<file path="design.v">
`timescale 1ns/1ps
module base2_alu #(
  parameter LAT_BIN = 1,   
  parameter LAT_DEC = 8,   
  parameter LAT_DUO = 6    
)(
  input  wire        clk,
  input  wire        rst,
  input  wire        start,
  input  wire [3:0]  opcode,
  input  wire [15:0] a,
  input  wire [15:0] b,
  output reg         busy,
  output reg         done,
  output reg  [31:0] result
);
  reg [7:0] countdown;
  wire [7:0] lat_sel =
      (opcode <= 4'd2) ? LAT_BIN :
      ((opcode <= 4'd5) ? LAT_DEC : LAT_DUO);
  wire [31:0] res_bin =
      (opcode==4'd0)   ? (a + b) :
      (opcode==4'd1)   ? (a - b) :
      (opcode==4'd2)   ? (a * b) :
      (opcode==4'd3)   ? (a + b) :
      (opcode==4'd4)   ? (a - b) :
      (opcode==4'd5) ? (a * 16'd10) :
      (opcode==4'd6) ? (a + b) :
      (opcode==4'd7) ? (a - b) :
      (opcode==4'd8)  ? (a * 16'd3) : 32'd0;
  always @(posedge clk) begin
    if (rst) begin
      busy <= 1'b0; done <= 1'b0; countdown <= 8'd0; result <= 32'd0;
    end else begin
      done <= 1'b0;
      if (start && !busy) begin
        busy      <= 1'b1;
        countdown <= (lat_sel==0) ? 1 : lat_sel;
      end else if (busy) begin
        if (countdown > 8'd1) begin
          countdown <= countdown - 8'd1;
        end else begin
          busy   <= 1'b0;
          done   <= 1'b1;
          result <= res_bin;
        end
      end
    end
  end
endmodule
`timescale 1ns/1ps
module base10_alu #(
  parameter LAT_DEC = 1,   
  parameter LAT_BIN = 6,   
  parameter LAT_DUO = 6    
)(
  input  wire        clk,
  input  wire        rst,
  input  wire        start,
  input  wire [3:0]  opcode,
  input  wire [15:0] a,
  input  wire [15:0] b,
  output reg         busy,
  output reg         done,
  output reg  [31:0] result
);
  reg [7:0] countdown;
  wire [7:0] lat_sel =
      ((opcode>=4'd3) && (opcode<=4'd5)) ? LAT_DEC :
      ((opcode<=4'd2) ? LAT_BIN : LAT_DUO);
  wire [31:0] res_bin =
      (opcode==4'd0)   ? (a + b) :
      (opcode==4'd1)   ? (a - b) :
      (opcode==4'd2)   ? (a * b) :
      (opcode==4'd3)   ? (a + b) :
      (opcode==4'd4)   ? (a - b) :
      (opcode==4'd5) ? (a * 16'd10) :
      (opcode==4'd6) ? (a + b) :
      (opcode==4'd7) ? (a - b) :
      (opcode==4'd8)  ? (a * 16'd3) : 32'd0;
  always @(posedge clk) begin
    if (rst) begin
      busy <= 1'b0; done <= 1'b0; countdown <= 8'd0; result <= 32'd0;
    end else begin
      done <= 1'b0;
      if (start && !busy) begin
        busy      <= 1'b1;
        countdown <= (lat_sel==0) ? 1 : lat_sel;
      end else if (busy) begin
        if (countdown > 8'd1) begin
          countdown <= countdown - 8'd1;
        end else begin
          busy   <= 1'b0;
          done   <= 1'b1;
          result <= res_bin;
        end
      end
    end
  end
endmodule
`timescale 1ns/1ps
module base12_alu #(
  parameter LAT_DUO = 1,   
  parameter LAT_BIN = 6,   
  parameter LAT_DEC = 8    
)(
  input  wire        clk,
  input  wire        rst,
  input  wire        start,
  input  wire [3:0]  opcode,
  input  wire [15:0] a,
  input  wire [15:0] b,
  output reg         busy,
  output reg         done,
  output reg  [31:0] result
);
  reg [7:0] countdown;
  wire [7:0] lat_sel =
      ((opcode>=4'd6) && (opcode<=4'd8)) ? LAT_DUO :
      ((opcode<=4'd2) ? LAT_BIN : LAT_DEC);
  wire [31:0] res_bin =
      (opcode==4'd0)   ? (a + b) :
      (opcode==4'd1)   ? (a - b) :
      (opcode==4'd2)   ? (a * b) :
      (opcode==4'd3)   ? (a + b) :
      (opcode==4'd4)   ? (a - b) :
      (opcode==4'd5) ? (a * 16'd10) :
      (opcode==4'd6) ? (a + b) :
      (opcode==4'd7) ? (a - b) :
      (opcode==4'd8)  ? (a * 16'd3) : 32'd0;
  always @(posedge clk) begin
    if (rst) begin
      busy <= 1'b0; done <= 1'b0; countdown <= 8'd0; result <= 32'd0;
    end else begin
      done <= 1'b0;
      if (start && !busy) begin
        busy      <= 1'b1;
        countdown <= (lat_sel==0) ? 1 : lat_sel;
      end else if (busy) begin
        if (countdown > 8'd1) begin
          countdown <= countdown - 8'd1;
        end else begin
          busy   <= 1'b0;
          done   <= 1'b1;
          result <= res_bin;
        end
      end
    end
  end
endmodule
`timescale 1ns/1ps
module router_extended #(
  parameter B2_LAT_BIN  = 1, B2_LAT_DEC  = 8, B2_LAT_DUO  = 6,
  parameter B10_LAT_DEC = 1, B10_LAT_BIN = 6, B10_LAT_DUO = 6,
  parameter B12_LAT_DUO = 1, B12_LAT_BIN = 6, B12_LAT_DEC = 8
)(
  input  wire        clk,
  input  wire        rst,
  input  wire        start,
  input  wire [2:0]  cond_sel,
  input  wire [3:0]  opcode,
  input  wire [15:0] op_a,
  input  wire [15:0] op_b,
  output reg         busy,
  output reg         done,
  output reg  [31:0] result
);
  localparam [1:0] ROUTE_SENTINEL = 2'd3;
  wire [1:0] forced_target = (cond_sel <= 3'd2) ? cond_sel[1:0] : ROUTE_SENTINEL;
  wire [1:0] full_router_target =
      (opcode <= 4'd2)   ? 2'd0 :
      (opcode <= 4'd5) ? 2'd1 :
                                  2'd2;
  localparam [1:0] DUO_FALLBACK_TARGET = (B10_LAT_DUO <= B2_LAT_DUO) ? 2'd1 : 2'd0;
  wire [1:0] router_210_target =
      (opcode <= 4'd2)   ? 2'd0 :
      (opcode <= 4'd5) ? 2'd1 :
                                  DUO_FALLBACK_TARGET;
  wire [1:0] routed_target =
      (forced_target != ROUTE_SENTINEL) ? forced_target :
      (cond_sel == 3'd3) ? full_router_target :
      (cond_sel == 3'd4) ? router_210_target :
                           full_router_target;  
  reg  start_b2, start_b10, start_b12;
  wire busy_b2, done_b2;   wire [31:0] res_b2;
  wire busy_b10, done_b10; wire [31:0] res_b10;
  wire busy_b12, done_b12; wire [31:0] res_b12;
  base2_alu #(.LAT_BIN(B2_LAT_BIN), .LAT_DEC(B2_LAT_DEC), .LAT_DUO(B2_LAT_DUO)) u_b2(
    .clk(clk), .rst(rst), .start(start_b2), .opcode(opcode), .a(op_a), .b(op_b),
    .busy(busy_b2), .done(done_b2), .result(res_b2)
  );
  base10_alu #(.LAT_DEC(B10_LAT_DEC), .LAT_BIN(B10_LAT_BIN), .LAT_DUO(B10_LAT_DUO)) u_b10(
    .clk(clk), .rst(rst), .start(start_b10), .opcode(opcode), .a(op_a), .b(op_b),
    .busy(busy_b10), .done(done_b10), .result(res_b10)
  );
  base12_alu #(.LAT_DUO(B12_LAT_DUO), .LAT_BIN(B12_LAT_BIN), .LAT_DEC(B12_LAT_DEC)) u_b12(
    .clk(clk), .rst(rst), .start(start_b12), .opcode(opcode), .a(op_a), .b(op_b),
    .busy(busy_b12), .done(done_b12), .result(res_b12)
  );
  localparam S_IDLE=0, S_WAIT=1;
  reg [0:0] st;
  always @(posedge clk) begin
    if (rst) begin
      st <= S_IDLE; busy <= 1'b0; done <= 1'b0;
      start_b2 <= 1'b0; start_b10 <= 1'b0; start_b12 <= 1'b0;
      result <= 32'd0;
    end else begin
      done <= 1'b0;
      start_b2 <= 1'b0; start_b10 <= 1'b0; start_b12 <= 1'b0;
      case (st)
        S_IDLE: begin
          if (start) begin
            busy <= 1'b1;
            if (routed_target==2'd0) start_b2  <= 1'b1;
            if (routed_target==2'd1) start_b10 <= 1'b1;
            if (routed_target==2'd2) start_b12 <= 1'b1;
            st <= S_WAIT;
          end
        end
        S_WAIT: begin
          if ( (routed_target==2'd0 && done_b2) ||
               (routed_target==2'd1 && done_b10) ||
               (routed_target==2'd2 && done_b12) ) begin
            result <= (routed_target==2'd0) ? res_b2 :
                      (routed_target==2'd1) ? res_b10 :
                                              res_b12;
            done   <= 1'b1;
            busy   <= 1'b0;
            st     <= S_IDLE;
          end
        end
      endcase
    end
  end
endmodule
</file>
<file path="run.sh">
#!/bin/bash
# the make line also repeats each setting of config.mk as NAME=value (left out here)
make -C /OpenROAD-flow-scripts/flow DESIGN_CONFIG=/design/flow/config.mk WORK_HOME=/design/flow/orfs CLKGATE_MAP_FILE= finish
</file>
<file path="config.mk">
export PLATFORM = sky130hd
export DESIGN_NAME = router_extended
export DESIGN_NICKNAME = router_extended
export VERILOG_FILES = /design/flow/design.v
export SDC_FILE = /design/flow/constraint.sdc
export NUM_CORES = 4
export LEC_CHECK = 0
export CAP_MARGIN = 20
export CORE_ASPECT_RATIO = 0.72
export CORE_MARGIN = 2
export CORE_UTILIZATION = 70
export CTS_CLUSTER_SIZE = 25
export SLEW_MARGIN = 20
</file>
<file path="constraint.sdc">
create_clock -name core_clock -period 6.34 [get_ports {clk}]
set_input_delay 1.2680 -clock core_clock [delete_from_list [all_inputs] [get_ports {clk}]]
set_output_delay 1.2680 -clock core_clock [all_outputs]
set_load 0.01 [all_outputs]
</file>
==> results_dict.tcl, run 1 <==
# implementation run metrics
set metrics [dict create \
    status "did not finish" \
    lastStage "global routing (5_1_grt)" \
    stop_error "[ERROR GRT-0232] Routing congestion too high. Check the congestion heatmap in the GUI." \
    synthAoiAreaFrac_pct 18.6 \
    syn_area_um2 19400 \
    cts_buffer_depth 3 \
    port_buffers 75 \
    htreeDepth 4 \
    die_w_um 200 \
    boundaryPins 76 \
    syn_nets 2832 \
    cts_made_buffers 25 \
    cts_sinks 164 \
    chip_area_um2 29100 \
    postSynthSeqShare_pct 16.9 \
    async_reset_ff_share_pct 0 \
    gp_congestion 0.990 \
    cts_hold_buf 0 \
    synth_cell_types 80 \
    edf_count 0 \
    flop_cell "dfxtp_1" \
    initCoreUtil_pct 71.5 \
    logic_family "adder cells" \
    coreArea_um2 27200 \
    syn_inst 2406 \
    ys_ff 164 \
    top_cell "nand2_1" \
    mux_share_pct 2.50 \
    top_cells_by_count "nand2_1, inv_1, nor2_1, fa_1, ha_1" \
    synth-area-yosys_um2 19400 \
    ys_sh_adder_pct 32.4 \
    die_height_um 145 \
    synth_top_area_share_pct 20.4 \
    dp_hpwl_um 53200 \
    top_area_cell "fa_1" \
    synth_warnings 4 \
    dp_slack_ps -1220 \
    synth-xor-area-share_pct 3.65 \
    gr-total-overflow 60 \
    ys_sh_simple_pct 17.7 \
    num_rows 51 \
    ys_cells 2406 \
    syn-mean-instance-area_um2 8.08 \
    root_buffer "clkbuf_16" \
    topCellsByArea "fa_1, dfxtp_1, ha_1, nand2_1, inv_1" \
    grt_usage_pct 77.6 \
]
[metal layers]
metal	global-route usage (%)	GRT overflow
met1	79.4	8
met2	92.6	27
met3	63.7	0
met4	73.8	25
met5	36.0	0
[timing repair]
item,4_1_cts
gates cloned,2
pin swaps,123
setup endpoints to repair,69
gates resized,226
setup buffers,52
[per-stage QoR]
stage	std cells	hold WS (ps)	total power, uW	area, um^2	setup TNS, ps
after floorplan	2406	424	6470	19800	-3030
after global placement	2956	434	9360	22200	-62010
after detailed placement	2956	446	9800	22200	-75440
after CTS	3040	457	13000	24000	-13020
==> run 2: changes to the inputs <==
Settings changed: ABC_AREA set to 1, CORE_ASPECT_RATIO 0.72 to unset, CORE_UTILIZATION 70 to 68, CTS_CLUSTER_DIAMETER set to 283, CTS_CLUSTER_SIZE 25 to 96, PLACE_DENSITY set to 0.42, TNS_END_PERCENT set to 10.
Clock period 6.34 ns to 5.14 ns, I/O delays scaled along.
==> results_dict.tcl, run 2 <==
# implementation run metrics
set metrics [dict create \
    status "did not finish" \
    lastStage "global routing (5_1_grt)" \
    syn_inst 3196 \
    cts_hold_buf 0 \
    mux_share_pct 0 \
    top_cells_by_count "nand2_1, inv_1, nor2_1, nand3_1, fa_1" \
    die_height_um 180 \
    flop_cell "dfxtp_1" \
    htreeDepth 4 \
    top_cell "nand2_1" \
    dp_slack_ps -1740 \
    coreArea_um2 30500 \
    cts_sinks 164 \
    dp_hpwl_um 56900 \
    root_buffer "clkbuf_16" \
    async_reset_ff_share_pct 0 \
    ys_sh_adder_pct 29.9 \
    cts_buffer_depth 2 \
    ys_ff 164 \
    synth-xor-area-share_pct 1.37 \
    synth_top_area_share_pct 18.8 \
    cts_made_buffers 17 \
    top_area_cell "fa_1" \
    edf_count 0 \
    chip_area_um2 32400 \
    postSynthSeqShare_pct 15.6 \
    synth-area-yosys_um2 21000 \
    syn-mean-instance-area_um2 6.58 \
    syn_area_um2 21000 \
    ys_cells 3196 \
    initCoreUtil_pct 68.9 \
    topCellsByArea "fa_1, dfxtp_1, nand2_1, inv_1, ha_1" \
    gp_congestion 1.04 \
    dpl.cell_count 3741 \
    ys_sh_simple_pct 26.8 \
    die_w_um 180 \
    num_rows 64 \
    port_buffers 75 \
    syn_nets 3622 \
    synth_cell_types 47 \
    synth_warnings 4 \
    logic_family "adder cells" \
    boundaryPins 76 \
    synthAoiAreaFrac_pct 11.3 \
]
[run 2: through the flow]
stage                     instance area [um^2]  total power, uW
after detailed placement                 23700            12800
after floorplan                          21500             8460
after global placement                   23700            12500
after CTS                                25800            16900
[run 2: repair_timing]
action / 4_1_cts
buffers inserted: 70
gates cloned: 6
endpoints found under the setup margin: 78
pin swaps: 139
gates resized: 379
==> run 3: changes to the inputs <==
Settings changed: ABC_AREA 1 to unset, CELL_PAD_IN_SITES_GLOBAL_PLACEMENT set to 0, CORE_ASPECT_RATIO set to 0.71, CORE_UTILIZATION 68 to 70, CTS_CLUSTER_DIAMETER 283 to 255, CTS_CLUSTER_SIZE 96 to 90, GPL_ROUTABILITY_DRIVEN set to 1, HOLD_SLACK_MARGIN set to -0.08, MIN_ROUTING_LAYER set to met1, PLACE_DENSITY 0.42 to 0.62, SETUP_SLACK_MARGIN set to -0.0, SLEW_MARGIN 20 to 40, TNS_END_PERCENT 10 to unset.
Clock period 5.14 ns to 6.61 ns, I/O delays scaled along.
==> results_dict.tcl, run 3 <==
# implementation run metrics
set metrics [dict create \
    logic_family "adder cells" \
    htreeDepth 4 \
    port_buffers 75 \
    synth-xor-area-share_pct 3.65 \
    mux_share_pct 2.50 \
    coreArea_um2 27400 \
    lastStage "global routing (5_1_grt)" \
    synth_warnings 4 \
    dp_slack_ps -1020 \
    syn_nets 2832 \
    boundaryPins 76 \
    synth-area-yosys_um2 19400 \
    syn_inst 2406 \
    flop_cell "dfxtp_1" \
    edf_count 0 \
    synth_top_area_share_pct 20.4 \
    top_area_cell "fa_1" \
    die_height_um 144 \
    gp_congestion 0.985 \
    ys_cells 2406 \
    top_cell "nand2_1" \
    initCoreUtil_pct 71.0 \
    status "did not finish" \
    cts_sinks 164 \
    async_reset_ff_share_pct 0 \
    cts_made_buffers 25 \
    top_cells_by_count "nand2_1, inv_1, nor2_1, fa_1, ha_1" \
    ys_sh_simple_pct 17.7 \
    topCellsByArea "fa_1, dfxtp_1, ha_1, nand2_1, inv_1" \
    synth_cell_types 80 \
    ys_ff 164 \
    root_buffer "clkbuf_16" \
    ys_sh_adder_pct 32.4 \
    postSynthSeqShare_pct 16.9 \
    cts_buffer_depth 3 \
    num_rows 51 \
    die_w_um 202 \
    syn-mean-instance-area_um2 8.08 \
    syn_area_um2 19400 \
    chip_area_um2 29200 \
    post_dp_cell_area_um2 22100 \
    dp_hpwl_um 51800 \
    synthAoiAreaFrac_pct 18.6 \
]
==> run 3: what timing repair did <==
item                                    CTS
gates resized                           234
cloned                                    2
hold buffers                              0
endpoints found under the setup margin   69
setup buffers                            51
pin swaps                               124
==> run 3: stage by stage <==
step,instances,hold slack [ps],util (%),power (uW)
4_1_cts,3039,453,87.0,11500
3_5_place_dp,2958,446,80.9,9150
3_3_place_gp,2958,435,80.9,8810
2_1_floorplan,2406,424,-,6040
==> run 4: changes to the inputs <==
Settings changed: CELL_PAD_IN_SITES_GLOBAL_PLACEMENT 0 to unset, CORE_ASPECT_RATIO 0.71 to unset, CORE_UTILIZATION 70 to 72, CTS_CLUSTER_DIAMETER 255 to unset, CTS_CLUSTER_SIZE 90 to unset, GPL_ROUTABILITY_DRIVEN 1 to unset, HOLD_SLACK_MARGIN -0.08 to unset, MIN_ROUTING_LAYER met1 to unset, PLACE_DENSITY 0.62 to unset, SETUP_SLACK_MARGIN -0.0 to unset, SLEW_MARGIN 40 to 20.
Clock period 6.61 ns to 7.23 ns, I/O delays scaled along.
==> results_dict.tcl, run 4 <==
# metrics dict for downstream scripts
set metrics [dict create \
    p_total_uw 11800 \
    crit_end "u_b2.result[21]$_SDFFE_PP0P_" \
    drt_iter0_markers 4305 \
    boundaryPins 76 \
    final_core_util_pct 86.1 \
    grt_usage_pct 51.5 \
    status "finished with violations" \
    setup_violations 24 \
    r2r-start "u_b12.countdown[2]$_SDFFE_PP0P_" \
    root_buffer "clkbuf_16" \
    syn_inst 2406 \
    edf_count 0 \
    worstSkewPairLatency_ps 450 \
    finalNonFillerCells 2947 \
    min_delay_path_depth 2 \
    dp_hpwl_um 50100 \
    fin_crit_ps 7600 \
    endpoint_kind "flip-flop" \
    r2r_setup_slack_ps 3880 \
    num_rows 60 \
    intPower_uw 5650 \
    area_growth_pct 18.4 \
    synth_warnings 4 \
    fin_crit_sh_pct 105 \
    power_switching_uw 6170 \
    crit_type "primary input to flip-flop" \
    p_seq_share_pct 8.0 \
    cts_sinks 164 \
    antenna_left 0 \
    skew_ps 13.9 \
    ys_cells 2406 \
    crit_path_cell_trace "dlygate4sd2_1, buf_6, and2_1, fa_1, inv_1, fa_1, fa_2, inv_1, fa_2, fa_1, inv_1, fa_1, inv_1, ha_2, inv_1, a31oi_2, a311oi_4, nand2b_4, a211oi_4, nor2_2, xnor2_1, nor2_2, a2111oi_4" \
    power.density_nw_per_um2 513 \
    timing.final.max_slew_violations 0 \
    combPwrFrac_pct 84.3 \
    slowest_stage "fa_2" \
    ys_sh_simple_pct 17.7 \
    synthAoiAreaFrac_pct 18.6 \
    p_seq_uw 946 \
    cpPeakStageDelay_ps 600 \
    port_buffers 75 \
    dpl.cell_count 2892 \
    ys_sh_adder_pct 32.4 \
    chip_area_um2 28300 \
    worstPathRequired_ps 7570 \
    via_count 21347 \
    slew_headroom_pct 19.2 \
    syn_nets 2832 \
    fin_nets 3009 \
    clk_pin_slew_ps 70 \
    coreArea_um2 26700 \
    synth_cell_types 80 \
    gr-total-overflow 0 \
    holdCritStartpoint "u_b2.result[4]$_SDFFE_PP0P_" \
    startpoint "op_a[10]" \
    so.violations "setup timing" \
    rr_worst_depth 6 \
    cts_buffer_depth 2 \
    drv_cap 0 \
    dr.pass1.iters 17 \
    path_buffers 7 \
    holdWs_ps 469 \
    grt_start_max_net_pins 94 \
    wl_um 78700 \
    wire_per_inst_um 26.7 \
    viasPerCell 7.24 \
    cts_tree "done" \
    grt_pass1_wl_um 113000 \
    cpMostUsedCell "inv_1" \
    ir_worst_vdd_v 0.000779 \
    top_area_cell "fa_1" \
    worst-path-max-fanout 8 \
    pg_clk_uw 912 \
    netSwitchingFraction_pct 52.2 \
    path_depth 23 \
    fmax_mhz 132 \
    flop_cell "dfxtp_1" \
    arrival_ps 7940 \
    synth-xor-area-share_pct 3.65 \
    top_cell "nand2_1" \
    warnings 49 \
    cts_made_buffers 17 \
    whs_endpoint "u_b2.result[4]$_SDFFE_PP0P_" \
    finalHoldViolCount 0 \
    fin_ws_ps -373 \
    synth_top_area_share_pct 20.4 \
    p_comb_uw 9960 \
    postSynthSeqShare_pct 16.9 \
    hold_path_class "flip-flop to flip-flop" \
    mux_share_pct 2.50 \
    top_cells_by_count "nand2_1, inv_1, nor2_1, fa_1, ha_1" \
    tightestPinTransition_ps 1200 \
    ys_ff 164 \
    regToRegEndpoint "u_b12.result[24]$_SDFFE_PP0P_" \
    antenna_found_initial 5 \
    htreeDepth 4 \
    die_height_um 168 \
    topCellsByArea "fa_1, dfxtp_1, ha_1, nand2_1, inv_1" \
    logic_family "adder cells" \
    power_leakage_uw 0.0104 \
    drcViolationCount 0 \
    async_reset_ff_share_pct 0 \
    syn_area_um2 19400 \
    grt_pass1_vias 20834 \
    gp_congestion 1.02 \
    die_w_um 168 \
    top_power_group "combinational cells" \
    p_clk_share_pct 7.7 \
    synth-area-yosys_um2 19400 \
    start_kind "primary input" \
    syn-mean-instance-area_um2 8.08 \
    initCoreUtil_pct 72.8 \
    critical-path-top-delay-family "adder cells" \
]
-- run 4: per-stage QoR --
stage               TNS, ps  cell area [um^2]  setup slack (ps)
global placement     -29690             21600              -688
detailed placement   -41150             21600              -821
CTS                       0             22400            0.0542
global route         -12330             23000              -760
finish                -2990             23000              -373
floorplan                 0             19400              67.7
-- run 4: cell type report --
type / count / area (um^2)
Inverter: 293 / 1100
Multi-Input combinational cell: 1827 / 15200
Clock inverter: 14 / 144
Tap cell: 341 / 427
Sequential cell: 164 / 3280
Antenna cell: 10 / 25.0
Timing Repair Buffer: 280 / 2420
Clock buffer: 18 / 429
Fill cell: 1327 / 3700
-- run 4: timing repair --
item	CTS	global route
setup buffers	3	14
gates cloned	0	1
gates resized	67	160
hold buffers	0	0
pin swaps	18	73
endpoints found under the setup margin	53	69
-- run 4: per-layer routing --
| metal | GRT usage [%] | vias up | part of all wire, % |
|---|---|---|---|
| met5 | 1.39 | - | 0.46 |
| met4 | 40.5 | 16 | 12 |
| met3 | 19.0 | 920 | 14 |
| met2 | 79.2 | 2161 | 42 |
| met1 | 57.8 | 9790 | 32 |
| li1 | - | 8460 | - |
==> run 5: changes to the inputs <==
Settings changed: CORE_UTILIZATION 72 to 70, CTS_CLUSTER_DIAMETER set to 352, CTS_CLUSTER_SIZE set to 25, SETUP_SLACK_MARGIN set to -0.36.
Clock period 7.23 ns to 6.57 ns, I/O delays scaled along.
==> results_dict.tcl, run 5 <==
# metrics dict for downstream scripts
set metrics [dict create \
    finalNonFillerCells 2978 \
    critical-path-top-delay-family "adder cells" \
    area_growth_pct 16.9 \
    synth_cell_types 80 \
    grt_pass1_wl_um 99400 \
    wl_um 64000 \
    postSynthSeqShare_pct 16.9 \
    start_kind "primary input" \
    syn_inst 2406 \
    drv_cap 0 \
    ys_cells 2406 \
    syn_area_um2 19400 \
    ys_sh_adder_pct 32.4 \
    timing.final.max_slew_violations 0 \
    ys_ff 164 \
    p_seq_uw 1040 \
    fin_crit_ps 6830 \
    p_seq_share_pct 9.1 \
    hold_path_class "flip-flop to flip-flop" \
    synth_warnings 4 \
    gp_congestion 0.975 \
    die_w_um 171 \
    antennaDiodeCount 0 \
    netSwitchingFraction_pct 48.3 \
    antenna_left 0 \
    drcViolationCount 0 \
    cts_buffer_depth 2 \
    port_buffers 75 \
    grt_pass1_vias 19585 \
    fmax_mhz 146 \
    synth-xor-area-share_pct 3.65 \
    arrival_ps 7180 \
    coreArea_um2 27600 \
    top_cell "nand2_1" \
    worst-path-max-fanout 10 \
    worstSkewPairLatency_ps 430 \
    min_delay_path_depth 2 \
    ir_worst_vdd_v 0.000638 \
    endpoint_kind "flip-flop" \
    warnings 48 \
    cpPeakStageDelay_ps 540 \
    rr_worst_depth 6 \
    viasPerCell 6.44 \
    top_cells_by_count "nand2_1, inv_1, nor2_1, fa_1, ha_1" \
    worstPathRequired_ps 6920 \
    path_depth 24 \
    tightestPinTransition_ps 1230 \
    crit_type "primary input to flip-flop" \
    cts_tree "done" \
    logic_family "adder cells" \
    cts_made_buffers 17 \
    async_reset_ff_share_pct 0 \
    status "finished with violations" \
    p_clk_share_pct 8.5 \
    num_rows 61 \
    holdCritStartpoint "result[24]$_SDFFE_PP0P_" \
    intPower_uw 5860 \
    startpoint "op_b[9]" \
    r2r-start "u_b12.countdown[2]$_SDFFE_PP0P_" \
    regToRegEndpoint "u_b12.result[24]$_SDFFE_PP0P_" \
    boundaryPins 76 \
    gr-total-overflow 0 \
    synth-area-yosys_um2 19400 \
    power_switching_uw 5470 \
    post_dp_cell_area_um2 21800 \
    ys_sh_simple_pct 17.7 \
    syn_nets 2832 \
    via_count 19174 \
    power_leakage_uw 0.0103 \
    pg_clk_uw 962 \
    die_height_um 171 \
    top_area_cell "fa_1" \
    grt_start_max_net_pins 76 \
    final_area_um2 22700 \
    root_buffer "clkbuf_16" \
    dp_hpwl_um 48300 \
    top_power_group "combinational cells" \
    chip_area_um2 29100 \
    r2r_setup_slack_ps 3580 \
    initCoreUtil_pct 70.6 \
    power.density_nw_per_um2 499 \
    topCellsByArea "fa_1, dfxtp_1, ha_1, nand2_1, inv_1" \
    mux_share_pct 2.50 \
    n_fill_cell 1663 \
    flop_cell "dfxtp_1" \
    antenna_found_initial 0 \
    slew_headroom_pct 17.4 \
    so.violations "setup timing" \
    combPwrFrac_pct 82.4 \
    drt_iter0_markers 2254 \
    cts_sinks 164 \
    finalHoldViolCount 0 \
    fin_ws_ps -260 \
    p_comb_uw 9340 \
    dpl.cell_count 2947 \
    syn-mean-instance-area_um2 8.08 \
    wire_per_inst_um 21.5 \
    synth_top_area_share_pct 20.4 \
    clk_pin_slew_ps 60 \
    setup_violations 57 \
    whs_endpoint "result[24]$_SDFFE_PP0P_" \
    htreeDepth 4 \
    slowest_stage "fa_1" \
    fin_crit_sh_pct 104 \
    fin_nets 3013 \
    dp_slack_ps -1410 \
    skew_ps 11.1 \
    crit_end "u_b10.result[27]$_SDFFE_PP0P_" \
    dr.pass1.iters 8 \
    crit_path_cell_trace "dlygate4sd2_1, buf_12, ha_1, inv_1, fa_2, fa_1, inv_1, fa_1, fa_1, fa_1, inv_1, fa_1, inv_1, ha_4, a211oi_2, o211ai_1, o2111ai_1, nand2_1, o21bai_4, buf_4, xor2_2, nor2_2, buf_6, a211oi_2" \
    p_total_uw 11300 \
    path_buffers 8 \
    grt_usage_pct 43.6 \
    synthAoiAreaFrac_pct 18.6 \
    edf_count 0 \
    cpMostUsedCell "fa_1" \
]
run 5: final cells by class:
class / instances / area (um^2) / share of cell area [%]
Multi-Input combinational cell: 1827 / 15000 / 66.0
Sequential cell: 164 / 3280 / 14.4
Timing Repair Buffer: 284 / 2290 / 10.1
Inverter: 293 / 1100 / 4.84
Clock buffer: 25 / 505 / 2.22
Tap cell: 378 / 473 / 2.08
Clock inverter: 7 / 71.3 / 0.314
run 5: through the flow:
stage                     util, %  TNS [ps]  hold slack [ps]
final                        82.5     -7600              452
after detailed placement     79.1    -80080              442
after global routing         82.5    -20680              471
after global placement       79.1    -67180              436
after floorplan                 -     -9300              424
after CTS                    82.1    -15420              455
run 5: timing repair:
item,4_1_cts,5_1_grt
hold buffers,0,0
setup endpoints to repair,66,66
buffers inserted,7,2
pin swaps,24,34
resized,80,98
run 5: layer usage:
layer  global-route usage (%)  up-vias  routed length (um)
met4                     26.5        0                4200
met2                     73.8     1261               30300
met3                     10.0      355                6570
li1                         -     8447                   -
met1                     50.3     9111               22900
met5                        0        -                   0
==> run 6: changes to the inputs <==
Settings changed: CORE_ASPECT_RATIO set to 1.68, CTS_CLUSTER_DIAMETER 352 to unset, CTS_CLUSTER_SIZE 25 to unset, GPL_ROUTABILITY_DRIVEN set to 1, GPL_TIMING_DRIVEN set to 0, HOLD_SLACK_MARGIN set to 0.2, MAX_ROUTING_LAYER set to met4, PLACE_DENSITY set to 0.37, SETUP_SLACK_MARGIN -0.36 to unset, SLEW_MARGIN 20 to 10, TNS_END_PERCENT set to 15.
Clock period 6.57 ns to 10.0 ns, I/O delays scaled along.
==> results_dict.tcl, run 6 <==
# metrics dict for downstream scripts
set metrics [dict create \
    antenna_found_initial 2 \
    cpPeakStageDelay_ps 1050 \
    root_buffer "clkbuf_16" \
    dp_hpwl_um 54100 \
    intPower_uw 2660 \
    hold_path_class "flip-flop to flip-flop" \
    dpl.cell_count 2845 \
    cts_hold_buf 0 \
    power_switching_uw 3040 \
    warnings 48 \
    rr_worst_depth 7 \
    crit_type "primary input to flip-flop" \
    min_delay_path_depth 2 \
    edf_count 0 \
    die_height_um 220 \
    syn_area_um2 19400 \
    chip_area_um2 29200 \
    post_dp_cell_area_um2 20600 \
    grt_setup_unrepaired "no" \
    initCoreUtil_pct 70.8 \
    fin_nets 2926 \
    r2r-start "u_b10.countdown[2]$_SDFFE_PP0P_" \
    worstPathRequired_ps 10370 \
    crit_end "u_b12.result[30]$_SDFFE_PP0P_" \
    syn_inst 2406 \
    via_count 18910 \
    endpoint_kind "flip-flop" \
    port_buffers 74 \
    regArea_um2 3280 \
    drv_cap 0 \
    holdCritStartpoint "u_b2.result[4]$_SDFFE_PP0P_" \
    finalHoldViolCount 0 \
    drcViolationCount 0 \
    grt_pass1_wl_um 105000 \
    grt_start_max_net_pins 17 \
    tightestPinTransition_ps 1160 \
    p_seq_uw 680 \
    ys_sh_adder_pct 32.4 \
    skew_ps 8.07 \
    r2r_setup_slack_ps 6970 \
    path_buffers 5 \
    syn-mean-instance-area_um2 8.08 \
    p_clk_share_pct 11.6 \
    die_w_um 133 \
    ys_ff 164 \
    netSwitchingFraction_pct 53.3 \
    finalNonFillerCells 2879 \
    n_fill_cell 1984 \
    gr-total-overflow 0 \
    syn_nets 2832 \
    topCellsByArea "fa_1, dfxtp_1, ha_1, nand2_1, inv_1" \
    post_cts_buffers 0 \
    top_area_cell "fa_1" \
    start_kind "primary input" \
    status "finished clean" \
    worst-path-max-fanout 12 \
    htreeDepth 4 \
    cts_made_buffers 17 \
    regToRegEndpoint "u_b10.result[14]$_SDFFE_PP0P_" \
    synth_top_area_share_pct 20.4 \
    startpoint "op_a[8]" \
    wl_um 68200 \
    postSynthSeqShare_pct 16.9 \
    grt_pass1_vias 20085 \
    power.density_nw_per_um2 268 \
    synth_warnings 4 \
    viasPerCell 6.57 \
    top_cells_by_count "nand2_1, inv_1, nor2_1, fa_1, ha_1" \
    final_area_um2 21200 \
    cts_resized 0 \
    synth-area-yosys_um2 19400 \
    crit_path_cell_trace "clkdlybuf4s50_1, clkbuf_1, nand2_1, fa_1, inv_1, fa_1, fa_1, fa_1, fa_1, inv_1, fa_1, inv_1, ha_1, a211oi_1, o21ai_0, a31oi_1, o31ai_2, a41oi_1, o21ai_0, and4_1, or3_1, a21oi_1" \
    final_core_util_pct 77.3 \
    synth_cell_types 80 \
    area_growth_pct 9.24 \
    worstSkewPairLatency_ps 440 \
    ys_sh_simple_pct 17.7 \
    path_depth 22 \
    logic_area_um2 14600 \
    p_seq_share_pct 11.9 \
    antenna_left 0 \
    fin_crit_sh_pct 98.4 \
    cts_sinks 164 \
    boundaryPins 76 \
    arrival_ps 10210 \
    coreArea_um2 27500 \
    grt_usage_pct 48.7 \
    slew_headroom_pct 22.1 \
    fmax_mhz 102 \
    slowest_stage "clkdlybuf4s50_1" \
    combPwrFrac_pct 76.5 \
    async_reset_ff_share_pct 0 \
    dr.pass1.iters 16 \
    critical-path-top-delay-family "adder cells" \
    cts_buffer_depth 2 \
    p_comb_uw 4360 \
    gp_congestion 1.06 \
    top_power_group "combinational cells" \
    setup_violations 0 \
    clk_pin_slew_ps 60 \
    logic_family "adder cells" \
    pg_clk_uw 662 \
    synthAoiAreaFrac_pct 18.6 \
    drt_iter0_markers 1647 \
    p_total_uw 5700 \
    power_leakage_uw 0.00939 \
    ir_worst_vdd_v 0.000319 \
    cpMostUsedCell "fa_1" \
    cts_tree "done" \
    timing.final.max_slew_violations 0 \
    whs_endpoint "u_b2.result[4]$_SDFFE_PP0P_" \
    top_cell "nand2_1" \
    num_rows 79 \
    wire_per_inst_um 23.7 \
    mux_share_pct 2.50 \
    synth-xor-area-share_pct 3.65 \
    ys_cells 2406 \
    flop_cell "dfxtp_1" \
    fin_crit_ps 9840 \
]
run 6: final cells by class:
class                           instances  area share (%)
Tap cell                              364            2.14
Clock inverter                         12           0.730
Buffer                                122            2.39
Sequential cell                       164            15.5
Inverter                              293            5.18
Multi-Input combinational cell       1827            68.5
Timing Repair Buffer                   75            3.51
Antenna cell                            3          0.0353
Clock buffer                           19            2.04
run 6: per-stage QoR:
step	setup slack [ps]	TNS (ps)	hold WS [ps]
6_report	155	0	462
5_1_grt	84.6	0	481
4_1_cts	393	0	460
3_5_place_dp	-47.9	-47.9	446
3_3_place_gp	70.8	0	436
2_1_floorplan	2280	0	424
run 6: layer usage:
metal / track usage, % / wire length, um / vias up
met1: 43.1 / 21200 / 8913
met4: 49.7 / 7930 / 0
met2: 81.8 / 33300 / 1203
met5: - / 0 / -
met3: 12.5 / 5710 / 526
li1: - / - / 8268
==> run 7: changes to the inputs <==
Settings changed: CELL_PAD_IN_SITES_GLOBAL_PLACEMENT set to 0, CORE_ASPECT_RATIO 1.68 to 1.81, CORE_UTILIZATION 70 to 68, CTS_CLUSTER_DIAMETER set to 255, GPL_TIMING_DRIVEN 0 to unset, HOLD_SLACK_MARGIN 0.2 to unset, MIN_ROUTING_LAYER set to met1, PLACE_DENSITY 0.37 to unset, SETUP_SLACK_MARGIN set to -0.0, SLEW_MARGIN 10 to 40, TNS_END_PERCENT 15 to unset.
Clock period 10.0 ns to 2.23 ns, I/O delays scaled along.
==> results_dict.tcl, run 7 <==
# implementation run metrics
set metrics [dict create \
    status "did not finish" \
    lastStage "global routing (5_1_grt)" \
    stop_error "[ERROR GRT-0116] Global routing finished with congestion. Check the congestion regions in the DRC Viewer." \
    port_buffers 75 \
    syn_nets 2832 \
    ys_ff 164 \
    topCellsByArea "fa_1, dfxtp_1, ha_1, nand2_1, inv_1" \
    synth_warnings 4 \
    ys_cells 2406 \
    synth_top_area_share_pct 20.4 \
    edf_count 0 \
    cts_buffer_depth 2 \
    top_cell "nand2_1" \
    syn_area_um2 19400 \
    synth-area-yosys_um2 19400 \
    num_rows 83 \
    syn-mean-instance-area_um2 8.08 \
    dp_hpwl_um 59800 \
    dp_slack_ps -4510 \
    postSynthSeqShare_pct 16.9 \
    root_buffer "clkbuf_16" \
    gp_congestion 1.03 \
    async_reset_ff_share_pct 0 \
    top_area_cell "fa_1" \
    initCoreUtil_pct 68.8 \
    post_dp_cell_area_um2 24500 \
    synth-xor-area-share_pct 3.65 \
    htreeDepth 4 \
    cts_sinks 164 \
    mux_share_pct 2.50 \
    synthAoiAreaFrac_pct 18.6 \
    logic_family "adder cells" \
    coreArea_um2 28200 \
    die_height_um 232 \
    syn_inst 2406 \
    top_cells_by_count "nand2_1, inv_1, nor2_1, fa_1, ha_1" \
    cts_made_buffers 17 \
    ys_sh_adder_pct 32.4 \
    cts_hold_buf 0 \
    dpl.cell_count 3227 \
    gr-total-overflow 1537 \
    ys_sh_simple_pct 17.7 \
    chip_area_um2 30000 \
    grt_usage_pct 91.6 \
    flop_cell "dfxtp_1" \
    die_w_um 130 \
    synth_cell_types 80 \
    boundaryPins 76 \
]
run 7: what timing repair did:
action,in CTS
setup buffers,85
gates cloned,8
endpoints found under the setup margin,145
pin swaps,181
gates resized,492
run 7: stage by stage:
| stage | power, uW | TNS [ps] | util, % |
|---|---|---|---|
| after detailed placement | 28800 | -377030 | 86.8 |
| after global placement | 27000 | -356020 | 86.8 |
| after floorplan | 18900 | -249130 | - |
| after CTS | 37700 | -268610 | 97.3 |
run 7: per-layer routing:
metal	overflow	GRT usage (%)
met1	18	83.5
met2	1156	116
met3	22	63.8
met4	341	100
met5	-	-
==> run 8: changes to the inputs <==
Settings changed: ABC_AREA set to 1, CELL_PAD_IN_SITES_GLOBAL_PLACEMENT 0 to unset, CORE_ASPECT_RATIO 1.81 to unset, CORE_MARGIN 2 to 7, CORE_UTILIZATION 68 to 46, CTS_CLUSTER_DIAMETER 255 to 381, CTS_CLUSTER_SIZE set to 98, GPL_ROUTABILITY_DRIVEN 1 to unset, MIN_ROUTING_LAYER met1 to unset, PLACE_DENSITY set to 0.35, SETUP_SLACK_MARGIN -0.0 to 1.55, SLEW_MARGIN 40 to 10, TNS_END_PERCENT set to 10.
Clock period 2.23 ns to 10.0 ns, I/O delays scaled along.
==> results_dict.tcl, run 8 <==
# metrics dict for downstream scripts
set metrics [dict create \
    status "finished clean" \
    intPower_uw 2670 \
    synthAoiAreaFrac_pct 11.3 \
    fin_ws_ps 1890 \
    gr-total-overflow 0 \
    syn_nets 3622 \
    holdWs_ps 472 \
    cts_tree "done" \
    syn_area_um2 21000 \
    ir_worst_vdd_v 0.000274 \
    dp_hpwl_um 56200 \
    synth_cell_types 47 \
    critical-path-top-delay-family "adder cells" \
    r2r-start "u_b12.countdown[0]$_SDFFE_PP0P_" \
    grt_pass1_wl_um 112000 \
    worstPathRequired_ps 10320 \
    fin_crit_ps 8110 \
    power_switching_uw 3200 \
    combPwrFrac_pct 75.8 \
    ys_sh_adder_pct 29.9 \
    netSwitchingFraction_pct 54.5 \
    flop_cell "dfxtp_1" \
    timing.final.max_slew_violations 0 \
    postSynthSeqShare_pct 15.6 \
    grt_setup_unrepaired "no" \
    async_reset_ff_share_pct 0 \
    edf_count 0 \
    min_delay_path_depth 1 \
    r2r_setup_slack_ps 7530 \
    warnings 48 \
    worstSkewPairLatency_ps 420 \
    boundaryPins 76 \
    via_count 20218 \
    finalNonFillerCells 3822 \
    drt_iter0_markers 1443 \
    cts_sinks 164 \
    rr_worst_depth 8 \
    grt_pass1_vias 20362 \
    die_w_um 228 \
    antenna_left 0 \
    clk_pin_slew_ps 60 \
    grt_usage_pct 27.5 \
    holdCritStartpoint "u_b2.countdown[7]$_SDFFE_PP0P_" \
    crit_end "u_b12.result[9]$_SDFFE_PP0P_" \
    path_buffers 7 \
    grt_start_max_net_pins 70 \
    syn_inst 3196 \
    fin_crit_sh_pct 81.1 \
    ys_ff 164 \
    wl_um 70400 \
    power_leakage_uw 0.0125 \
    synth_warnings 4 \
    cpPeakStageDelay_ps 890 \
    area_growth_pct 9.89 \
    cts_hold_buf 0 \
    top_cell "nand2_1" \
    final_area_um2 23100 \
    synth-area-yosys_um2 21000 \
    slowest_stage "clkdlybuf4s50_1" \
    regToRegEndpoint "u_b12.result[1]$_SDFFE_PP0P_" \
    hold_path_class "flip-flop to flip-flop" \
    synth_top_area_share_pct 18.8 \
    die_height_um 228 \
    drcViolationCount 0 \
    htreeDepth 4 \
    path_depth 22 \
    synth-xor-area-share_pct 1.37 \
    coreArea_um2 45300 \
    top_area_cell "fa_1" \
    chip_area_um2 51900 \
    drv_cap 0 \
    root_buffer "clkbuf_16" \
    start_kind "primary input" \
    logic_family "adder cells" \
    dpl.cell_count 3787 \
    dp_slack_ps 1180 \
    crit_type "primary input to flip-flop" \
    ys_cells 3196 \
    port_buffers 75 \
    mux_share_pct 0 \
    p_seq_share_pct 11.6 \
    skew_ps 8.78 \
    startpoint "op_a[3]" \
    wire_per_inst_um 18.4 \
    arrival_ps 8430 \
    num_rows 78 \
    gp_congestion 0.977 \
    initCoreUtil_pct 46.4 \
    fin_nets 3634 \
    tightestPinTransition_ps 1020 \
    worst-path-max-fanout 12 \
    viasPerCell 5.29 \
    endpoint_kind "flip-flop" \
    post_cts_buffers 0 \
    fmax_mhz 123 \
    p_clk_share_pct 12.6 \
    cts_buffer_depth 2 \
    top_power_group "combinational cells" \
    whs_endpoint "u_b2.countdown[7]$_SDFFE_PP0P_" \
    antenna_found_initial 1 \
    ys_sh_simple_pct 26.8 \
    p_comb_uw 4450 \
    post_dp_cell_area_um2 22400 \
    syn-mean-instance-area_um2 6.58 \
    power.density_nw_per_um2 254 \
    topCellsByArea "fa_1, dfxtp_1, nand2_1, inv_1, ha_1" \
    p_seq_uw 681 \
    fin_tns_setup_ps 0 \
    cts_made_buffers 17 \
    finalHoldViolCount 0 \
    top_cells_by_count "nand2_1, inv_1, nor2_1, nand3_1, fa_1" \
    dr.pass1.iters 6 \
    slew_headroom_pct 31.9 \
    crit_path_cell_trace "clkdlybuf4s50_1, buf_4, ha_1, inv_1, fa_1, fa_1, inv_1, ha_1, inv_1, fa_1, fa_1, fa_1, inv_1, ha_1, a21oi_1, o21ai_0, a21oi_1, inv_1, o21ai_0, nand4_1, nor2_1, nor2_1" \
    setup_violations 0 \
    pg_clk_uw 739 \
]
[run 8: area by class of cell]
cell class | instances | area (um^2)
timing repair buffer | 118 | 1130
antenna | 1 | 2.50
clock inverter | 14 | 234
fill | 4740 | 22200
tap | 600 | 751
inverter | 711 | 2670
multi-input combinational | 2196 | 14600
sequential | 164 | 3280
clock buffer | 18 | 429
[run 8: metal layers]
| metal | share of wire [%] | routed length (um) | global-route usage [%] |
|---|---|---|---|
| met1 | 44 | 31000 | 34.3 |
| met2 | 48 | 34100 | 46.9 |
| met3 | 4.6 | 3270 | 3.65 |
| met4 | 2.8 | 2000 | 7.64 |
| met5 | 0 | 0 | - |
[run 8: timing repair]
item                       4_1_cts  5_1_grt
gates resized                    0       14
hold endpoints to repair         0        0
setup endpoints to repair        0       36
[run 8: stage by stage]
step	utilization, %	power (uW)
6_report	51.0	5870
2_1_floorplan	-	3840
4_1_cts	50.9	5910
3_5_place_dp	49.4	5140
3_3_place_gp	49.4	5170
5_1_grt	51.0	6540
==> run 9: changes to the inputs <==
Settings changed: ABC_AREA 1 to unset, CORE_ASPECT_RATIO set to 0.77, CORE_MARGIN 7 to 2, CORE_UTILIZATION 46 to 52, CTS_CLUSTER_DIAMETER 381 to unset, CTS_CLUSTER_SIZE 98 to unset, GPL_TIMING_DRIVEN set to 0, MIN_ROUTING_LAYER set to met2, PLACE_DENSITY 0.35 to 0.71, SETUP_SLACK_MARGIN 1.55 to unset, SLEW_MARGIN 10 to 20, TNS_END_PERCENT 10 to 5.
Clock period 10.0 ns to 15.3 ns, I/O delays scaled along.
==> results_dict.tcl, run 9 <==
# implementation run metrics
set metrics [dict create \
    status "did not finish" \
    lastStage "global routing (5_1_grt)" \
    stop_error "[ERROR GRT-0116] Global routing finished with congestion. Check the congestion regions in the DRC Viewer." \
    cts_buffer_depth 2 \
    cts_sinks 164 \
    async_reset_ff_share_pct 0 \
    postSynthSeqShare_pct 16.9 \
    synth_warnings 4 \
    topCellsByArea "fa_1, dfxtp_1, ha_1, nand2_1, inv_1" \
    ys_sh_adder_pct 32.4 \
    synth_top_area_share_pct 20.4 \
    dp_hpwl_um 56800 \
    synth-xor-area-share_pct 3.65 \
    logic_family "adder cells" \
    flop_cell "dfxtp_1" \
    root_buffer "clkbuf_16" \
    synthAoiAreaFrac_pct 18.6 \
    cts_resized 0 \
    gr-total-overflow 221 \
    die_w_um 224 \
    edf_count 0 \
    initCoreUtil_pct 52.4 \
    die_height_um 174 \
    syn-mean-instance-area_um2 8.08 \
    syn_area_um2 19400 \
    port_buffers 74 \
    post_cts_buffers 0 \
    syn_nets 2832 \
    cts_hold_buf 0 \
    chip_area_um2 39000 \
    mux_share_pct 2.50 \
    top_cells_by_count "nand2_1, inv_1, nor2_1, fa_1, ha_1" \
    synth_cell_types 80 \
    ys_ff 164 \
    htreeDepth 4 \
    ys_sh_simple_pct 17.7 \
    ys_cells 2406 \
    num_rows 62 \
    grt_usage_pct 67.8 \
    syn_inst 2406 \
    cts_made_buffers 17 \
    coreArea_um2 37100 \
    top_area_cell "fa_1" \
    synth-area-yosys_um2 19400 \
    gp_congestion 1.11 \
    top_cell "nand2_1" \
    boundaryPins 76 \
]
run 9: stage by stage:
stage	utilization, %	hold slack [ps]	std cells	area (um^2)	worst slack, ps
after detailed placement	56.1	444	2962	20800	3970
after floorplan	-	424	2406	19400	6520
after CTS	57.8	455	2994	21400	4370
after global placement	56.1	434	2960	20800	3930
run 9: metal layers:
| metal | GRT usage, % | GRT overflow |
|---|---|---|
| met1 | - | - |
| met3 | 89.9 | 215 |
| met4 | 19.8 | 1 |
| met5 | - | - |
| met2 | 73.5 | 5 |
==> run 10: changes to the inputs <==
Settings changed: CAP_MARGIN 20 to 10, CELL_PAD_IN_SITES_DETAIL_PLACEMENT set to 0, CELL_PAD_IN_SITES_GLOBAL_PLACEMENT set to 3, CORE_ASPECT_RATIO 0.77 to unset, CORE_MARGIN 2 to 5, CORE_UTILIZATION 52 to 40, CTS_CLUSTER_DIAMETER set to 395, GPL_ROUTABILITY_DRIVEN set to 0, GPL_TIMING_DRIVEN 0 to unset, MAX_ROUTING_LAYER met4 to met5, MIN_ROUTING_LAYER met2 to unset, PLACE_DENSITY 0.71 to 0.79, SETUP_SLACK_MARGIN set to 2.31, SLEW_MARGIN 20 to 40, TNS_END_PERCENT 5 to unset.
Clock period 15.3 ns to 8.16 ns, I/O delays scaled along.
==> results_dict.tcl, run 10 <==
# metrics dict for downstream scripts
set metrics [dict create \
    gr-total-overflow 0 \
    whs_endpoint "u_b2.result[31]$_SDFFE_PP0P_" \
    crit_end "u_b2.result[18]$_SDFFE_PP0P_" \
    ys_cells 2406 \
    synth_cell_types 80 \
    p_total_uw 10300 \
    p_comb_uw 8690 \
    hold_path_class "flip-flop to flip-flop" \
    top_power_group "combinational cells" \
    tightestPinTransition_ps 849 \
    top_cells_by_count "nand2_1, inv_1, nor2_1, fa_1, ha_1" \
    path_depth 25 \
    worst-path-max-fanout 5 \
    wire_per_inst_um 22.2 \
    combPwrFrac_pct 84.0 \
    syn_inst 2406 \
    clk_pin_slew_ps 60 \
    skew_ps 8.16 \
    cpPeakStageDelay_ps 550 \
    status "finished clean" \
    top_area_cell "fa_1" \
    drt_iter0_markers 1293 \
    crit_type "primary input to flip-flop" \
    fin_crit_sh_pct 85.8 \
    grt_setup_unrepaired "yes" \
    finalHoldViolCount 0 \
    ys_sh_adder_pct 32.4 \
    edf_count 0 \
    antennaDiodeCount 0 \
    syn-mean-instance-area_um2 8.08 \
    boundaryPins 76 \
    p_seq_share_pct 8.0 \
    dpl.cell_count 3074 \
    grt_usage_pct 26.6 \
    min_delay_path_depth 2 \
    timing.final.max_slew_violations 0 \
    p_seq_uw 832 \
    die_w_um 230 \
    num_rows 80 \
    power.density_nw_per_um2 425 \
    synth_warnings 4 \
    start_kind "primary input" \
    synthAoiAreaFrac_pct 18.6 \
    pg_clk_uw 824 \
    n_fill_cell 4631 \
    critical-path-top-delay-family "adder cells" \
    synth-xor-area-share_pct 3.65 \
    synth-area-yosys_um2 19400 \
    ir_worst_vdd_v 0.000429 \
    coreArea_um2 47900 \
    syn_area_um2 19400 \
    r2r-start "u_b12.countdown[2]$_SDFFE_PP0P_" \
    area_growth_pct 25.2 \
    warnings 51 \
    p_clk_share_pct 8.0 \
    path_buffers 9 \
    synth_top_area_share_pct 20.4 \
    wl_um 70800 \
    holdWs_ps 448 \
    endpoint_kind "flip-flop" \
    mux_share_pct 2.50 \
    antenna_left 0 \
    slew_headroom_pct 43.3 \
    startpoint "op_a[6]" \
    r2r_setup_slack_ps 5330 \
    syn_nets 2832 \
    topCellsByArea "fa_1, dfxtp_1, ha_1, nand2_1, inv_1" \
    htreeDepth 4 \
    cts_sinks 164 \
    top_cell "nand2_1" \
    cts_tree "done" \
    finalNonFillerCells 3193 \
    power_leakage_uw 0.0105 \
    dp_hpwl_um 52700 \
    logic_family "adder cells" \
    setup_violations 0 \
    fin_crit_ps 7000 \
    grt_start_max_net_pins 90 \
    grt_pass1_vias 18335 \
    fin_nets 2992 \
    final_area_um2 24300 \
    ys_sh_simple_pct 17.7 \
    drv_cap 0 \
    arrival_ps 7290 \
    holdCritStartpoint "u_b2.result[31]$_SDFFE_PP0P_" \
    netSwitchingFraction_pct 47.4 \
    via_count 17916 \
    flop_cell "dfxtp_1" \
    die_height_um 230 \
    cts_buffer_depth 2 \
    ys_ff 164 \
    cts_made_buffers 17 \
    slowest_stage "fa_2" \
    fmax_mhz 143 \
    dr.pass1.iters 5 \
    fin_tns_setup_ps 0 \
    chip_area_um2 53100 \
    port_buffers 75 \
    initCoreUtil_pct 40.6 \
    worstPathRequired_ps 8450 \
    regToRegEndpoint "u_b12.result[29]$_SDFFE_PP0P_" \
    rr_worst_depth 6 \
    antenna_found_initial 2 \
    async_reset_ff_share_pct 0 \
    postSynthSeqShare_pct 16.9 \
    intPower_uw 5440 \
    cpMostUsedCell "fa_1" \
    grt_pass1_wl_um 110000 \
    worstSkewPairLatency_ps 430 \
    root_buffer "clkbuf_16" \
    power_switching_uw 4910 \
    drcViolationCount 0 \
    viasPerCell 5.61 \
    post_dp_cell_area_um2 21700 \
]
[run 10: final cells by class]
| type | count | area (um^2) | area share [%] |
|---|---|---|---|
| Timing Repair Buffer | 263 | 2750 | 11.3 |
| Multi-Input combinational cell | 1827 | 15800 | 65.0 |
| Tap cell | 615 | 769 | 3.16 |
| Clock inverter | 9 | 128 | 0.524 |
| Inverter | 293 | 1110 | 4.57 |
| Clock buffer | 22 | 474 | 1.95 |
| Sequential cell | 164 | 3280 | 13.5 |
[run 10: per-stage QoR]
step / util [%] / setup WS [ps]
3_5_place_dp: 45.3 / 33.4
5_1_grt: 50.8 / 1030
2_1_floorplan: - / 1260
4_1_cts: 49.4 / 1130
6_report: 50.8 / 1160
3_3_place_gp: 45.3 / 43.1
[run 10: timing repair]
action | CTS | global route
setup buffers | 52 | 26
hold buffers | 0 | 0
resized | 285 | 152
endpoints found under the setup margin | 81 | 78
pin swaps | 110 | 97
gates cloned | 10 | 0
[run 10: layer usage]
layer  share of wire (%)  vias up  global-route usage, %  routed length [um]
met4                 1.6        0                   4.61                1120
met5                   0        -                      0                   0
met1                  48     9000                   39.2               34100
met2                  45      440                   42.0               32200
met3                 4.9       71                   4.18                3470
li1                    -     8405                      -                   -
==> run 11: changes to the inputs <==
Settings changed: CAP_MARGIN 10 to 20, CELL_PAD_IN_SITES_DETAIL_PLACEMENT 0 to unset, CELL_PAD_IN_SITES_GLOBAL_PLACEMENT 3 to unset, CORE_MARGIN 5 to 2, CORE_UTILIZATION 40 to 72, CTS_CLUSTER_DIAMETER 395 to unset, GPL_ROUTABILITY_DRIVEN 0 to unset, MAX_ROUTING_LAYER met5 to unset, PLACE_DENSITY 0.79 to 0.67, SETUP_SLACK_MARGIN 2.31 to unset, SLEW_MARGIN 40 to 20.
Clock period 8.16 ns to 6.76 ns, I/O delays scaled along.
==> results_dict.tcl, run 11 <==
# metrics dict for downstream scripts
set metrics [dict create \
    status "finished with violations" \
    so.violations "capacitance limit, slew limit, setup timing" \
    edf_count 0 \
    whs_endpoint "u_b10.result[4]$_SDFFE_PP0P_" \
    top_cells_by_count "nand2_1, inv_1, nor2_1, fa_1, ha_1" \
    coreArea_um2 26700 \
    syn-mean-instance-area_um2 8.08 \
    synth-xor-area-share_pct 3.65 \
    regArea_um2 3280 \
    crit_end "u_b12.result[29]$_SDFFE_PP0P_" \
    synth_warnings 4 \
    hold_path_class "flip-flop to flip-flop" \
    power.density_nw_per_um2 603 \
    ir_worst_vdd_v 0.000880 \
    setup_violations 51 \
    htreeDepth 4 \
    port_buffers 75 \
    p_clk_share_pct 8.2 \
    start_kind "primary input" \
    grt_setup_unrepaired "yes" \
    ys_cells 2406 \
    grt_pass1_vias 21366 \
    viasPerCell 7.48 \
    top_area_cell "fa_1" \
    dp_slack_ps -1170 \
    cpMostUsedCell "fa_1" \
    p_seq_share_pct 7.0 \
    holdCritStartpoint "u_b10.result[4]$_SDFFE_PP0P_" \
    power_switching_uw 7280 \
    netSwitchingFraction_pct 50.5 \
    top_cell "nand2_1" \
    final_area_um2 23900 \
    boundaryPins 76 \
    syn_area_um2 19400 \
    initCoreUtil_pct 72.8 \
    postSynthSeqShare_pct 16.9 \
    cts_tree "done" \
    critical-path-top-delay-family "adder cells" \
    r2r-start "u_b10.countdown[2]$_SDFFE_PP0P_" \
    wl_um 85400 \
    fin_ws_ps -2020 \
    r2r_setup_slack_ps 3290 \
    p_comb_uw 12200 \
    synth-area-yosys_um2 19400 \
    topCellsByArea "fa_1, dfxtp_1, ha_1, nand2_1, inv_1" \
    logic_family "adder cells" \
    dp_hpwl_um 49100 \
    chip_area_um2 28300 \
    syn_nets 2832 \
    worst-path-max-fanout 5 \
    endpoint_kind "flip-flop" \
    wire_per_inst_um 28.6 \
    top_power_group "combinational cells" \
    tightestPinTransition_ps 1990 \
    die_height_um 168 \
    fmax_mhz 114 \
    combPwrFrac_pct 84.8 \
    fin_crit_ps 8780 \
    worstPathRequired_ps 7130 \
    min_delay_path_depth 2 \
    skew_ps 34.1 \
    post_dp_cell_area_um2 21800 \
    dr.pass1.iters 33 \
    async_reset_ff_share_pct 0 \
    p_total_uw 14400 \
    die_w_um 168 \
    grt_start_max_net_pins 68 \
    regToRegEndpoint "u_b10.result[28]$_SDFFE_PP0P_" \
    grt_pass1_wl_um 113000 \
    crit_type "primary input to flip-flop" \
    path_depth 21 \
    slew_headroom_pct -34.2 \
    fin_nets 3065 \
    flop_cell "dfxtp_1" \
    drcViolationCount 0 \
    p_seq_uw 1010 \
    rr_worst_depth 6 \
    syn_inst 2406 \
    drv_cap 1 \
    slowest_stage "fa_1" \
    antenna_left 0 \
    fin_crit_sh_pct 130 \
    root_buffer "clkbuf_16" \
    path_buffers 4 \
    cts_sinks 164 \
    pg_clk_uw 1180 \
    startpoint "op_b[13]" \
    cts_hold_buf 0 \
    drt_iter0_markers 5248 \
    area_growth_pct 22.8 \
    timing.final.max_slew_violations 6 \
    mux_share_pct 2.50 \
    arrival_ps 9150 \
    via_count 22348 \
    logic_area_um2 15500 \
    synthAoiAreaFrac_pct 18.6 \
    power_leakage_uw 0.0107 \
    clk_pin_slew_ps 60 \
    worstSkewPairLatency_ps 500 \
    finalHoldViolCount 0 \
    crit_path_cell_trace "clkdlybuf4s15_1, buf_6, and2_1, fa_1, fa_1, fa_1, fa_1, fa_1, inv_2, fa_1, inv_2, ha_4, a211oi_2, o211ai_1, o2111ai_2, nand2_1, o21bai_4, o31ai_4, xor2_1, nand2_1, a22o_1" \
    ys_sh_simple_pct 17.7 \
    synth_cell_types 80 \
    n_fill_cell 1097 \
    cts_made_buffers 25 \
    warnings 52 \
    gr-total-overflow 0 \
    grt_usage_pct 51.2 \
    antenna_found_initial 5 \
    synth_top_area_share_pct 20.4 \
    cts_buffer_depth 3 \
    intPower_uw 7130 \
    ys_sh_adder_pct 32.4 \
    num_rows 60 \
    ys_ff 164 \
    gp_congestion 1.02 \
    cpPeakStageDelay_ps 780 \
]
-- run 11: routing by layer --
metal	global-route usage [%]	share of wire, %	wire [um]
met1	57.2	30	25800
met2	83.8	41	35300
met3	13.5	15	13200
met4	39.5	13	10900
met5	0	0.21	180
-- run 11: cell type report --
class,instances,area share (%)
Sequential cell,164,13.7
Multi-Input combinational cell,1827,64.8
Timing Repair Buffer,328,12.0
Clock buffer,26,2.68
Tap cell,341,1.79
Inverter,293,4.61
Antenna cell,3,0.0314
Clock inverter,6,0.335
-- run 11: what timing repair did --
action / 4_1_cts / 5_1_grt
setup buffers: 19 / 27
gates cloned: 3 / 0
gates resized: 158 / 229
endpoints found under the setup margin: 69 / 69
pin swaps: 56 / 119
-- run 11: per-stage QoR --
stage          setup TNS [ps]  std cells  utilization [%]  hold WS, ps
4_1_cts                  -542       2962             86.6          453
3_3_place_gp           -50620       2910             81.7          435
2_1_floorplan           -1.59       2406                -          424
6_report               -25770       2988             89.4          464
5_1_grt                -30610       2986             89.4          484
3_5_place_dp           -59390       2910             81.7          441
==> run 12: changes to the inputs <==
Settings changed: CELL_PAD_IN_SITES_GLOBAL_PLACEMENT set to 1, CORE_UTILIZATION 72 to 60, CTS_CLUSTER_SIZE set to 100, PLACE_DENSITY 0.67 to unset, PLACE_DENSITY_LB_ADDON set to 0.03, SETUP_SLACK_MARGIN set to 2.6.
Clock period 6.76 ns to 12.9 ns, I/O delays scaled along.
==> results_dict.tcl, run 12 <==
# metrics dict for downstream scripts
set metrics [dict create \
    ys_sh_adder_pct 32.4 \
    setup_violations 0 \
    worstSkewPairLatency_ps 420 \
    grt_setup_unrepaired "no" \
    fin_crit_sh_pct 74.9 \
    dp_hpwl_um 44300 \
    power_switching_uw 2210 \
    die_height_um 184 \
    fin_ws_ps 3240 \
    cts_tree "done" \
    p_seq_uw 526 \
    dp_slack_ps 2890 \
    arrival_ps 10010 \
    drt_iter0_markers 1468 \
    fin_nets 2833 \
    slew_headroom_pct 22.6 \
    rr_worst_depth 6 \
    num_rows 65 \
    wl_um 58100 \
    synth_top_area_share_pct 20.4 \
    mux_share_pct 2.50 \
    timing.final.max_slew_violations 0 \
    topCellsByArea "fa_1, dfxtp_1, ha_1, nand2_1, inv_1" \
    post_cts_buffers 0 \
    antennaDiodeCount 0 \
    synth_warnings 4 \
    dr.pass1.iters 6 \
    netSwitchingFraction_pct 51.3 \
    tightestPinTransition_ps 1160 \
    regToRegEndpoint "u_b12.result[31]$_SDFFE_PP0P_" \
    fin_tns_setup_ps 0 \
    viasPerCell 6.11 \
    cts_sinks 164 \
    gp_congestion 0.983 \
    top_cell "nand2_1" \
    async_reset_ff_share_pct 0 \
    post_dp_cell_area_um2 20400 \
    cpPeakStageDelay_ps 1240 \
    syn_nets 2832 \
    ir_worst_vdd_v 0.000173 \
    flop_cell "dfxtp_1" \
    cts_resized 0 \
    root_buffer "clkbuf_16" \
    p_seq_share_pct 12.2 \
    slowest_stage "clkdlybuf4s50_1" \
    min_delay_path_depth 2 \
    drv_cap 0 \
    clk_pin_slew_ps 60 \
    cts_made_buffers 17 \
    cts_hold_buf 0 \
    port_buffers 75 \
    via_count 17237 \
    power_leakage_uw 0.00934 \
    critical-path-top-delay-family "adder cells" \
    gr-total-overflow 0 \
    grt_usage_pct 35.4 \
    syn-mean-instance-area_um2 8.08 \
    path_buffers 7 \
    power.density_nw_per_um2 204 \
    final_core_util_pct 66.4 \
    final_area_um2 21100 \
    holdCritStartpoint "u_b12.result[14]$_SDFFE_PP0P_" \
    coreArea_um2 31700 \
    syn_area_um2 19400 \
    crit_path_cell_trace "clkdlybuf4s50_1, ha_1, inv_1, fa_1, inv_1, fa_1, inv_1, fa_1, inv_1, fa_1, fa_1, inv_1, fa_1, inv_1, ha_1, a211oi_1, o21ai_0, a31oi_1, o31ai_2, a41oi_1, o21ai_0, and4_1, or3_1, a21oi_1" \
    crit_end "u_b12.result[30]$_SDFFE_PP0P_" \
    p_clk_share_pct 12.4 \
    ys_sh_simple_pct 17.7 \
    start_kind "primary input" \
    cts_buffer_depth 2 \
    die_w_um 184 \
    antenna_left 0 \
    crit_type "primary input to flip-flop" \
    pg_clk_uw 534 \
    ys_ff 164 \
    synth-area-yosys_um2 19400 \
    syn_inst 2406 \
    drcViolationCount 0 \
    chip_area_um2 33900 \
    skew_ps 7.49 \
    hold_path_class "flip-flop to flip-flop" \
    grt_pass1_wl_um 93800 \
    finalNonFillerCells 2822 \
    top_area_cell "fa_1" \
    path_depth 24 \
    worstPathRequired_ps 13250 \
    finalHoldViolCount 0 \
    wire_per_inst_um 20.6 \
    edf_count 0 \
    r2r-start "u_b12.countdown[2]$_SDFFE_PP0P_" \
    ys_cells 2406 \
    endpoint_kind "flip-flop" \
    antenna_found_initial 0 \
    htreeDepth 4 \
    intPower_uw 2100 \
    top_cells_by_count "nand2_1, inv_1, nor2_1, fa_1, ha_1" \
    boundaryPins 76 \
    startpoint "op_a[7]" \
    whs_endpoint "u_b12.result[14]$_SDFFE_PP0P_" \
    initCoreUtil_pct 61.3 \
    worst-path-max-fanout 21 \
    synth-xor-area-share_pct 3.65 \
    top_power_group "combinational cells" \
    synthAoiAreaFrac_pct 18.6 \
    combPwrFrac_pct 75.3 \
    p_comb_uw 3240 \
    r2r_setup_slack_ps 9970 \
    fmax_mhz 104 \
    dpl.cell_count 2790 \
    status "finished clean" \
    logic_family "adder cells" \
    synth_cell_types 80 \
    fin_crit_ps 9660 \
    warnings 46 \
    grt_start_max_net_pins 73 \
    grt_pass1_vias 17410 \
    postSynthSeqShare_pct 16.9 \
    area_growth_pct 8.29 \
]
## run 12: per-layer routing
metal / up-vias / wire length, um / part of all wire (%) / global-route usage, %
met5: - / 0 / 0 / 0
met4: 0 / 1880 / 3.2 / 12.7
met3: 118 / 4060 / 7.0 / 4.62
met2: 710 / 27100 / 47 / 58.9
met1: 8317 / 25000 / 43 / 47.3
li1: 8092 / - / - / -
## run 12: final cells by class
class	instances	area, um^2
repair buffers	104	966
clock buffers	21	450
multi-input cells	1827	14600
flip-flops and latches	164	3280
well taps	402	503
inverters	293	1100
fillers	2702	10700
clock inverters	11	175
## run 12: through the flow
stage | total power, uW | hold slack [ps]
final | 4300 | 451
after CTS | 4250 | 452
after global routing | 4680 | 464
after global placement | 3640 | 435
after detailed placement | 3690 | 443
after floorplan | 2820 | 424
Power figures rest on the tool's default switching activity, not on a simulated workload.
